## top
module top(
    input wire clk,
    input wire reset,
    input wire [7:0] next_in,
    output wire [7:0] f
    );
export LEC_CHECK = 0
export CAP_MARGIN = 30
export CELL_PAD_IN_SITES_GLOBAL_PLACEMENT = 1
export CORE_ASPECT_RATIO = 0.92
export CORE_MARGIN = 2
export CORE_UTILIZATION = 72
export CTS_CLUSTER_DIAMETER = 54
export CTS_CLUSTER_SIZE = 61
export PLACE_DENSITY_LB_ADDON = 0.03
export SETUP_SLACK_MARGIN = 1.26
export SLEW_MARGIN = 10
export TNS_END_PERCENT = 40
create_clock -name core_clock -period 6.27 [get_ports {clk}]
run.sh (not shown) runs the stock make flow with config.mk's settings and CLKGATE_MAP_FILE=.
The starting point ended with an error in global placement without I/O.
Rerun with:
ABC_AREA = 1   (was default)
CAP_MARGIN = 20   (was 30)
CELL_PAD_IN_SITES_GLOBAL_PLACEMENT = default   (was 1)
CORE_ASPECT_RATIO = default   (was 0.92)
CTS_CLUSTER_DIAMETER = default   (was 54)
CTS_CLUSTER_SIZE = default   (was 61)
PLACE_DENSITY_LB_ADDON = default   (was 0.03)
SETUP_SLACK_MARGIN = default   (was 1.26)
SLEW_MARGIN = 20   (was 10)
TNS_END_PERCENT = default   (was 40)
clock period = 13.2 ns   (was 6.27 ns; I/O delays follow)
What happened:
- This time the run completed without violations
- area after synthesis barely changes
- synthesized cell count goes up by a quarter to a third
- die area is about the same

* * *

Setup of job 7634:
top again, from the RTL that the note above started with.
clock: 10.9 ns
lec_check: 0
abc_area: 1
cap_margin: 5
cell_pad_in_sites_detail_placement: 1
core_margin: 8
core_utilization: 64
cts_cluster_diameter: 86
gpl_routability_driven: 0
max_routing_layer: met4
min_routing_layer: met2
slew_margin: 10
Job 7634 got as far as detailed placement, where a tool error ended the run.
> inputs changed (job 7634 -> job 6257)
# job 7634
export LEC_CHECK = 0
export ABC_AREA = 1
export CAP_MARGIN = 5
export CELL_PAD_IN_SITES_DETAIL_PLACEMENT = 1
export CORE_MARGIN = 8
export CORE_UTILIZATION = 64
export CTS_CLUSTER_DIAMETER = 86
export GPL_ROUTABILITY_DRIVEN = 0
export MAX_ROUTING_LAYER = met4
export MIN_ROUTING_LAYER = met2
export SLEW_MARGIN = 10
create_clock -name core_clock -period 10.9 [get_ports {clk}]
# job 6257
export LEC_CHECK = 0
export CAP_MARGIN = 20
export CORE_MARGIN = 2
export CORE_UTILIZATION = 72
export PLACE_DENSITY = 0.66
export SLEW_MARGIN = 20
create_clock -name core_clock -period 10.4 [get_ports {clk}]
--- outcome ---
- Number of cells in Yosys stat in job 6257 vs job 7634: down about 22%
- Re synthesized netlist net count: job 6257 and job 7634 aren't equal, and the higher value belongs to job 7634.
- The area fraction in compound gates reported for job 6257 is greater than that of job 7634 by 5.9 points.
- Synthesized area of job 6257 is on par with job 7634.
- Compared to job 7634, job 6257 has post-synthesis mux area share 8.2 points higher.
- For synthesized area per cell, dividing the value from job 6257 by the value from job 7634 gives 1.3.
- Complete run, failing final checks: job 6257, reason negative setup slack.
- On synthesized chip area reported by yosys, job 6257 and job 7634 are neck and neck.
- Looking at die area, job 6257 sits 5600 um2 lower than job 7634 does.
- Looking only at basic-gate share of the synthesized area counting and, or, nand and nor cells, and setting everything else aside, the higher value of job 6257 and job 7634 goes to job 7634.
- Compared job 7634 against job 6257; sequential cell area fraction in the yosys report within noise.
- Re count of distinct cell types in the synthesized netlist: job 6257 is about 120% up on job 7634.
diff inputs: job 6257 => job 3937
# job 6257
export LEC_CHECK = 0
export CAP_MARGIN = 20
export CORE_MARGIN = 2
export CORE_UTILIZATION = 72
export PLACE_DENSITY = 0.66
export SLEW_MARGIN = 20
create_clock -name core_clock -period 10.4 [get_ports {clk}]
# job 3937
export LEC_CHECK = 0
export ABC_AREA = 1
export CAP_MARGIN = 20
export CORE_MARGIN = 2
export CORE_UTILIZATION = 72
export CTS_CLUSTER_SIZE = 15
export PLACE_DENSITY = 0.84
export SLEW_MARGIN = 20
create_clock -name core_clock -period 8.6 [get_ports {clk}]
## What came out
Job 3937 finished all stages; layout check result: FAIL, due to negative setup slack. For job 3937, the end point of the critical path was DP1.reg2.data[6], unlike job 6257, where it was DP1.reg1.data[7]. Measured against each other, job 3937 and job 6257 differ in design area, the lower figure coming from job 6257. Lower critical-path maximum fanout was reported by job 6257, not job 3937. The worst-path cell with the longest stage delay comes out sky130_fd_sc_hd__edfxtp_1 in one run and sky130_fd_sc_hd__or4_4 in the other, namely in job 3937 and job 6257 respectively. Changes observed in job 3937 relative to job 6257: power saw an increase; clock network fraction of total power saw an increase. For combinational power, dividing the value from job 6257 by the value from job 3937 gives 0.841.
What job 7476 does differently from job 3937 at the input level:
# job 3937
export LEC_CHECK = 0
export ABC_AREA = 1
export CAP_MARGIN = 20
export CORE_MARGIN = 2
export CORE_UTILIZATION = 72
export CTS_CLUSTER_SIZE = 15
export PLACE_DENSITY = 0.84
export SLEW_MARGIN = 20
create_clock -name core_clock -period 8.6 [get_ports {clk}]
# job 7476
export LEC_CHECK = 0
export ABC_AREA = 1
export CAP_MARGIN = 20
export CORE_MARGIN = 2
export CORE_UTILIZATION = 72
export PLACE_DENSITY_LB_ADDON = 0.02
export SLEW_MARGIN = 20
export TNS_END_PERCENT = 10
create_clock -name core_clock -period 7.55 [get_ports {clk}]
--- outcome ---
Comparing the two runs side by side, job 7476 comes out behind job 3937 on worst slack at placement.
Going from job 3937 to job 7476, detailed-placement wirelength estimate +3.4%, post-CTS setup repair buffer count +26, clock net sink count shows no meaningful change, cell count in the Yosys report barely changed, area after detailed placement went up.
Netlist area before placement came out exactly the same in job 3937 and job 7476.
Mux cell area share after synthesis came out exactly the same in job 3937 and job 7476.
Looking at placer's final routability congestion estimate, job 7476 sits 2.2% above job 3937.
| post-synthesis adder-cell area fraction | job 3937 vs job 7476 | ≈ equal |
Job 7476 did not finish: a tool error stopped it during global routing.
Die size: job 7476 vs job 3937 identical

* * *

## build 35
top again, from the RTL that the note above started with.
clock: 10.0 ns
lec_check: 0
abc_area: 1
cap_margin: 20
cell_pad_in_sites_detail_placement: 1
cell_pad_in_sites_global_placement: 1
core_aspect_ratio: 1.2
core_margin: 9
core_utilization: 42
cts_cluster_diameter: 133
cts_cluster_size: 75
gpl_routability_driven: 0
gpl_timing_driven: 0
max_routing_layer: met4
setup_slack_margin: 1.59
slew_margin: 5
tns_end_percent: 50
Per the final summary, build 35 finished and its layout is clean on timing, DRC and antenna.
--- input diff build 35..build 85 ---
# build 35
export LEC_CHECK = 0
export ABC_AREA = 1
export CAP_MARGIN = 20
export CELL_PAD_IN_SITES_DETAIL_PLACEMENT = 1
export CELL_PAD_IN_SITES_GLOBAL_PLACEMENT = 1
export CORE_ASPECT_RATIO = 1.2
export CORE_MARGIN = 9
export CORE_UTILIZATION = 42
export CTS_CLUSTER_DIAMETER = 133
export CTS_CLUSTER_SIZE = 75
export GPL_ROUTABILITY_DRIVEN = 0
export GPL_TIMING_DRIVEN = 0
export MAX_ROUTING_LAYER = met4
export SETUP_SLACK_MARGIN = 1.59
export SLEW_MARGIN = 5
export TNS_END_PERCENT = 50
create_clock -name core_clock -period 10.0 [get_ports {clk}]
# build 85
export LEC_CHECK = 0
export CAP_MARGIN = 20
export CELL_PAD_IN_SITES_DETAIL_PLACEMENT = 1
export CELL_PAD_IN_SITES_GLOBAL_PLACEMENT = 1
export CORE_MARGIN = 2
export CORE_UTILIZATION = 42
export CTS_CLUSTER_DIAMETER = 133
export CTS_CLUSTER_SIZE = 20
export GPL_ROUTABILITY_DRIVEN = 0
export GPL_TIMING_DRIVEN = 1
export MAX_ROUTING_LAYER = met4
export SLEW_MARGIN = 20
create_clock -name core_clock -period 10.0 [get_ports {clk}]
Findings:
In build 85 the implementation ran to completion but is not tape-out ready, as the final checks report negative setup slack. Build 85 against build 35: part of the Yosys area used for sequential elements roughly the same, maximum frequency lower, wire length of the first global-routing pass lower, clock input transition at the sequential cells of the worst setup and hold paths roughly the same.
The inputs of build 6 differ from those of build 85 as listed below.
# build 85
export LEC_CHECK = 0
export CAP_MARGIN = 20
export CELL_PAD_IN_SITES_DETAIL_PLACEMENT = 1
export CELL_PAD_IN_SITES_GLOBAL_PLACEMENT = 1
export CORE_MARGIN = 2
export CORE_UTILIZATION = 42
export CTS_CLUSTER_DIAMETER = 133
export CTS_CLUSTER_SIZE = 20
export GPL_ROUTABILITY_DRIVEN = 0
export GPL_TIMING_DRIVEN = 1
export MAX_ROUTING_LAYER = met4
export SLEW_MARGIN = 20
create_clock -name core_clock -period 10.0 [get_ports {clk}]
# build 6
export LEC_CHECK = 0
export ABC_AREA = 1
export CAP_MARGIN = 20
export CELL_PAD_IN_SITES_GLOBAL_PLACEMENT = 1
export CORE_MARGIN = 2
export CORE_UTILIZATION = 59
export CTS_CLUSTER_DIAMETER = 351
export CTS_CLUSTER_SIZE = 98
export PLACE_DENSITY = 0.85
export SETUP_SLACK_MARGIN = 0.85
export SLEW_MARGIN = 35
export TNS_END_PERCENT = 30
create_clock -name core_clock -period 10.0 [get_ports {clk}]
==> comparison <==
Prevailing logic family in the synthesized netlist: simple AND/OR/NAND/NOR gates -> build 6, AND-OR/OR-AND gates -> build 85
Highest-delay cell along the critical path: sky130_fd_sc_hd__edfxtp_1 -> build 6, sky130_fd_sc_hd__mux4_2 -> build 85
[build 6 vs build 85] count of plain and timing-repair buffers in the layout: lower in build 6
Summary of the comparison: largest net degree at the start of global routing is lower in build 6, relative to build 85.
Looking at build 85 and build 6, the yosys stat chip area is a wash.
Build 6 ended with every stage complete and zero timing, DRC or antenna violations.
Of build 6 and build 85, it is build 6 that has the lower cell-internal power.
Total area of multi-input combinational cells on build 6 is down relative to build 85.
The run showing the greater portion of total power attributed to combinational logic is build 85.
Route | build 6 vs build 85 | wire shorter in build 6
Power in build 6 is about 7% below build 85.
Note that the cell area power density recorded for build 85 amounts to 0.947 times the value seen in build 6.
Re clock share of power: build 85 and build 6 aren't equal, and the lower value belongs to build 6.
Modified inputs, build 82 compared to build 6
# build 6
export LEC_CHECK = 0
export ABC_AREA = 1
export CAP_MARGIN = 20
export CELL_PAD_IN_SITES_GLOBAL_PLACEMENT = 1
export CORE_MARGIN = 2
export CORE_UTILIZATION = 59
export CTS_CLUSTER_DIAMETER = 351
export CTS_CLUSTER_SIZE = 98
export PLACE_DENSITY = 0.85
export SETUP_SLACK_MARGIN = 0.85
export SLEW_MARGIN = 35
export TNS_END_PERCENT = 30
create_clock -name core_clock -period 10.0 [get_ports {clk}]
# build 82
export LEC_CHECK = 0
export ABC_AREA = 1
export CAP_MARGIN = 20
export CELL_PAD_IN_SITES_GLOBAL_PLACEMENT = 1
export CORE_MARGIN = 2
export CORE_UTILIZATION = 42
export CTS_CLUSTER_DIAMETER = 351
export CTS_CLUSTER_SIZE = 98
export SLEW_MARGIN = 35
export TNS_END_PERCENT = 30
create_clock -name core_clock -period 10.0 [get_ports {clk}]
Findings:
Of build 82 and build 6, it is build 82 that has the higher routed wire length.
Summary: with build 6 as the reference, total number of placement rows in build 82 moved up by more than 10%.
On total power draw, the lower figure sits with build 6, not build 82.
Going from build 6 to build 82, part of the power in registers moved down; final estimated routing congestion in global placement down 11%.
Diff build 82 and build 6: maximum cell stage delay along the critical path lower in build 6
Routed length on met3 in build 82 is 21% below build 6.
Of build 82 and build 6, the run reporting the lower final design area excluding fillers was build 82.
Build 82 vs build 6 — share of the clock period used by the worst path rose 5.7 points.
Re met1 global-route usage: build 82 and build 6 aren't equal, and the higher value belongs to build 6.

* * *

Setup of job 101:
top again, from the RTL that the note above started with.
Settings: LEC_CHECK=0, CAP_MARGIN=20, CELL_PAD_IN_SITES_DETAIL_PLACEMENT=1, CELL_PAD_IN_SITES_GLOBAL_PLACEMENT=0, CORE_ASPECT_RATIO=0.5, CORE_MARGIN=7, CORE_UTILIZATION=56, CTS_CLUSTER_DIAMETER=392, CTS_CLUSTER_SIZE=98, PLACE_DENSITY_LB_ADDON=0.11, SLEW_MARGIN=20, TNS_END_PERCENT=15; clock period 12.0 ns.
Input-level comparison between job 102 and job 101:
Settings: a deleted CTS_CLUSTER_DIAMETER that had been 392; a deleted CORE_ASPECT_RATIO that had been 0.5; a change of CORE_UTILIZATION from 56 to 40; a change of CORE_MARGIN from 7 to 2; a deleted CELL_PAD_IN_SITES_DETAIL_PLACEMENT that had been 1; a deleted CELL_PAD_IN_SITES_GLOBAL_PLACEMENT that had been 0; a deleted TNS_END_PERCENT that had been 15; a deleted PLACE_DENSITY_LB_ADDON that had been 0.11; a deleted CTS_CLUSTER_SIZE that had been 98; a change of the clock period (ns, I/O delays scaled along) from 12.0 to 11.6.
The final layout from job 102, which completed every stage, passed the timing, design-rule and antenna checks at the end of the flow.
Job 102 -> job 101: final-layout clock-cell area share flat
Switching part of the total power in job 102 vs job 101: down 5.1 points
Re setup fix buffers added after clock tree synthesis: job 102 is 5 down on job 101.
Delta(global-route usage over all layers, job 102 - job 101) < 0
NOTE total leakage power job 101->job 102 increased slightly
Compared with job 101, in job 102 clock share of power increased 1.8 points; first-pass GRT wire length now smaller.
--- input diff job 102..job 103 ---
Settings: CTS_CLUSTER_SIZE: unset -> 99; ABC_AREA: unset -> 1; CORE_UTILIZATION: 40 -> 66; the clock period (ns, I/O delays scaled along): 11.6 -> 6.43.
## What came out
- Out of job 103 and job 102, the only run to close with the timing, design-rule and antenna checks passing was job 102.
- Compare job 103 and job 102 | die size higher: job 102
- Per the comparison of job 103 with job 102, count of clock tree sinks neither gained nor lost much, share of synthesized area occupied by flip-flops and latches saw little to no change, synthesized net count increased 371, synthesized area was more or less identical, core box area moved down.
- What job 103 reported for synthesized cell count has to be multiplied by 0.78 to get the figure for job 102.
- Comparing job 102 with job 103, the chip area in the Yosys report came out essentially unchanged.
Relative to job 103, the following input files were edited for job 104:
Settings: a deleted CTS_CLUSTER_SIZE that had been 99; an added CTS_CLUSTER_DIAMETER of 86; a change of CORE_UTILIZATION from 66 to 40; a change of the clock period (ns, I/O delays scaled along) from 6.43 to 13.6.
### Flow results
Job 104: flow completed, timing, DRC and antenna clean. When the final numbers for job 104 and job 103 were put side by side, the number of gates resized after cts turned out to be greater in job 103. As far as number of H-tree levels goes, job 103 and job 104 are indistinguishable; the numbers are identical. Die area, job 104 vs job 103: up by more than half. The cell count after placement reported for job 104 is smaller than that of job 103 by 3.6%. STATUS post-place setup slack: job 104 wins against job 103. From job 103 to job 104, xor and xnor fraction of the mapped netlist area did not move at all.

* * *

top again, from the RTL that the note above started with.
export LEC_CHECK = 0
export CAP_MARGIN = 20
export CELL_PAD_IN_SITES_DETAIL_PLACEMENT = 1
export CORE_ASPECT_RATIO = 0.5
export CORE_MARGIN = 7
export CORE_UTILIZATION = 33
export CTS_CLUSTER_DIAMETER = 392
export CTS_CLUSTER_SIZE = 16
export PLACE_DENSITY_LB_ADDON = 0.11
export SLEW_MARGIN = 20
create_clock -name core_clock -period 12.0 [get_ports {clk}]
The first run went through all stages and came out clean.
Rerun with:
==> flow/config.mk (replaced) <==
export PLATFORM = sky130hd
export DESIGN_NAME = top
export DESIGN_NICKNAME = top
export VERILOG_FILES = /design/flow/design.v
export SDC_FILE = /design/flow/constraint.sdc
export NUM_CORES = 4
export LEC_CHECK = 0
export CAP_MARGIN = 20
export CORE_MARGIN = 2
export CORE_UTILIZATION = 72
export SETUP_SLACK_MARGIN = -0.41
export SLEW_MARGIN = 20
==> flow/constraint.sdc (replaced) <==
create_clock -name core_clock -period 5.33 [get_ports {clk}]
set_input_delay 1.0660 -clock core_clock [delete_from_list [all_inputs] [get_ports {clk}]]
set_output_delay 1.0660 -clock core_clock [all_outputs]
set_load 0.01 [all_outputs]
Now the flow never finished: it broke off in 5_1_grt on GRT-0116.
Die area went down by well over a third.
Area after synthesis stays the same.
Synthesized cell count is unchanged.
Rerun with:
--- a/flow/config.mk
+++ b/flow/config.mk
@@ -9,4 +9,3 @@
 export CORE_MARGIN = 2
-export CORE_UTILIZATION = 72
-export SETUP_SLACK_MARGIN = -0.41
+export CORE_UTILIZATION = 40
 export SLEW_MARGIN = 20
==> flow/constraint.sdc (replaced) <==
create_clock -name core_clock -period 12.0 [get_ports {clk}]
set_input_delay 2.4000 -clock core_clock [delete_from_list [all_inputs] [get_ports {clk}]]
set_output_delay 2.4000 -clock core_clock [all_outputs]
set_load 0.01 [all_outputs]
Outcome: With this change the flow completed without violations; synthesized area does not change; synthesized cell count stays the same; die area goes up by 77%.
Rerun with:
--- a/flow/config.mk
+++ b/flow/config.mk
@@ -9,3 +9,4 @@
 export CORE_MARGIN = 2
-export CORE_UTILIZATION = 40
+export CORE_UTILIZATION = 70
+export SETUP_SLACK_MARGIN = -0.36
 export SLEW_MARGIN = 20
==> flow/constraint.sdc (replaced) <==
create_clock -name core_clock -period 5.28 [get_ports {clk}]
set_input_delay 1.0560 -clock core_clock [delete_from_list [all_inputs] [get_ports {clk}]]
set_output_delay 1.0560 -clock core_clock [all_outputs]
set_load 0.01 [all_outputs]
Now the flow stopped in 5_1_grt, error GRT-0232. Area after synthesis does not change. Die size fell by 42%. Synthesized cell count is unchanged.
Power is estimated from default activity; no workload was simulated.
